Setup of build 55:
// boom_pro
module boom_pro(sw7,start,clk,led,seg,sw_input,row,seg_cat,btn6,buzzer,green,red);
Size: about 250 flip-flops, ~25000 um2 of cells after synthesis.
clock: 7.94 ns
lec_check: 0
abc_area: 0
cap_margin: 20
cell_pad_in_sites_global_placement: 3
core_aspect_ratio: 1.48
core_margin: 2
core_utilization: 59
cts_cluster_diameter: 55
cts_cluster_size: 20
gpl_timing_driven: 1
max_routing_layer: met5
min_routing_layer: met1
slew_margin: 20
tns_end_percent: 100
run.sh (not shown) runs the stock make flow with config.mk's settings and CLKGATE_MAP_FILE=.
Run status, build 55: aborted in global placement without I/O, error GPL-0301
Edits applied to the flow inputs when going from build 55 to build 7:
==> flow/config.mk <==
export PLATFORM = sky130hd
export DESIGN_NAME = boom_pro
export DESIGN_NICKNAME = boom_pro
export VERILOG_FILES = /design/flow/design.v
export SDC_FILE = /design/flow/constraint.sdc
export NUM_CORES = 4
export LEC_CHECK = 0
export CAP_MARGIN = 20
export CORE_MARGIN = 2
export CORE_UTILIZATION = 64
export SLEW_MARGIN = 20
==> flow/constraint.sdc <==
create_clock -name core_clock -period 9.32 [get_ports {clk}]
set_input_delay 1.8640 -clock core_clock [delete_from_list [all_inputs] [get_ports {clk}]]
set_output_delay 1.8640 -clock core_clock [all_outputs]
set_load 0.01 [all_outputs]
Results
Every stage of the flow completed for build 7, and the final layout passed the timing, design-rule and antenna checks.
global placement without I/O: build 55 exited with error
The starting density of the core in build 7 sits 5.6 points above the value recorded for build 55.
[compare] base=build 55 new=build 7: area share of and-or/or-and cells after synthesis neither gained nor lost much, die size decreased about 8%, summed instance area of the synthesized netlist shows no meaningful change.
Standard-cell row count sits lower in build 7 than in build 55.
Synthesized area per cell came out exactly the same in build 55 and build 7.
Inputs modified between build 7 and build 1:
diff --git a/flow/config.mk b/flow/config.mk
--- a/flow/config.mk
+++ b/flow/config.mk
@@ -9,3 +9,4 @@
 export CORE_MARGIN = 2
-export CORE_UTILIZATION = 64
+export CORE_UTILIZATION = 40
+export SETUP_SLACK_MARGIN = 0.1
 export SLEW_MARGIN = 20
==> flow/constraint.sdc <==
create_clock -name core_clock -period 9.91 [get_ports {clk}]
set_input_delay 1.9820 -clock core_clock [delete_from_list [all_inputs] [get_ports {clk}]]
set_output_delay 1.9820 -clock core_clock [all_outputs]
set_load 0.01 [all_outputs]
[summary]
Cmp build 1 and build 7 / multi-input combinational area share / higher: build 7. Register share of the cell area, build 1 and build 7, higher one = build 7. Relative to build 7, routed length on met2 increased by about 1.3% in build 1. Summary of build 1 over build 7: area of all placed cells without fillers now larger. Between build 1 and build 7, the logic area does not differ in any meaningful way. In build 1 relative to build 7, count of plain and timing-repair buffers had gone down by a little under 10%.
Changes in build 92 relative to build 1:
diff --git a/flow/config.mk b/flow/config.mk
--- a/flow/config.mk
+++ b/flow/config.mk
@@ -9,4 +9,5 @@
 export CORE_MARGIN = 2
-export CORE_UTILIZATION = 40
-export SETUP_SLACK_MARGIN = 0.1
+export CORE_UTILIZATION = 72
+export HOLD_SLACK_MARGIN = -0.1
+export SETUP_SLACK_MARGIN = -0.08
 export SLEW_MARGIN = 20
==> flow/constraint.sdc <==
create_clock -name core_clock -period 6.65 [get_ports {clk}]
set_input_delay 1.3300 -clock core_clock [delete_from_list [all_inputs] [get_ports {clk}]]
set_output_delay 1.3300 -clock core_clock [all_outputs]
set_load 0.01 [all_outputs]
## What came out
Build 1 finished end to end and its layout was clean on timing, DRC and antenna. Although build 92 finished all stages, its layout failed final checks on negative setup slack. Compared with build 1, build 92 shows a lower final period demand of the worst path. Taking build 1 as the reference, in build 92 first-pass GRT wire length has increased, worst setup slack has decreased, post-synthesis cell count has remained practically unchanged, maximum clock frequency has increased. Build 1 reports its capture point of the worst path as music1.one_cnt[4] while build 92 reports music1.one_cnt[0]. The higher share of the clock period used by the worst path after layout came out of build 92.

---

boom_pro again, from the RTL that the note above started with.
Settings: LEC_CHECK=0, CAP_MARGIN=30, CELL_PAD_IN_SITES_DETAIL_PLACEMENT=1, CELL_PAD_IN_SITES_GLOBAL_PLACEMENT=3, CORE_ASPECT_RATIO=1.33, CORE_MARGIN=6, CORE_UTILIZATION=69, GPL_ROUTABILITY_DRIVEN=0, GPL_TIMING_DRIVEN=0, HOLD_SLACK_MARGIN=0.27, MIN_ROUTING_LAYER=met2, PLACE_DENSITY_LB_ADDON=0.29, SETUP_SLACK_MARGIN=0.58, SLEW_MARGIN=20, TNS_END_PERCENT=80; clock period 5.52 ns.
The starting point failed in 3_1_place_gp_skip_io.
Edit:
Settings changed: CELL_PAD_IN_SITES_DETAIL_PLACEMENT 1 to default, CELL_PAD_IN_SITES_GLOBAL_PLACEMENT 3 to default, CORE_ASPECT_RATIO 1.33 to 0.56, HOLD_SLACK_MARGIN 0.27 to default, PLACE_DENSITY_LB_ADDON 0.29 to default, SETUP_SLACK_MARGIN 0.58 to default, TNS_END_PERCENT 80 to 60.
Clock period 5.52 ns to 12.2 ns, I/O delays scaled along.
Result:
- With this change the flow aborted during 5_1_grt, error GRT-0116
- die area rose by 0.36%
- synthesized area does not change
- synthesized cell count stays the same
Edit:
Settings changed: ABC_AREA from default to 1, CAP_MARGIN 30 to 20, CORE_ASPECT_RATIO 0.56 to default, CORE_MARGIN 6 to 2, CORE_UTILIZATION 69 to 64, CTS_CLUSTER_SIZE from default to 96, GPL_ROUTABILITY_DRIVEN 0 to default, GPL_TIMING_DRIVEN 0 to default, MIN_ROUTING_LAYER met2 to default, TNS_END_PERCENT 60 to default.
Clock period 12.2 ns to 8.05 ns, I/O delays scaled along.
The new run ran to the end with no violations.
Synthesized cell count came out higher by about a fifth.
Die size is higher by a few percent.
Synthesized area grows by a few percent.
Edit:
Settings changed: ABC_AREA 1 to default, CORE_UTILIZATION 64 to 40, CTS_CLUSTER_SIZE 96 to default.
Clock period 8.05 ns to 9.41 ns, I/O delays scaled along.
The new run finished with timing, DRC and antenna clean. Core utilization drops by 25 points. Worst setup slack improved by 66 ps. Wire length shrinks by about 9%. Clock skew came out higher by 14 ps. Cell area goes down by 2.2%. Maximum frequency drops by about 15%. Critical path depth goes down by 18. Clock-buffer cell count grows by 10.
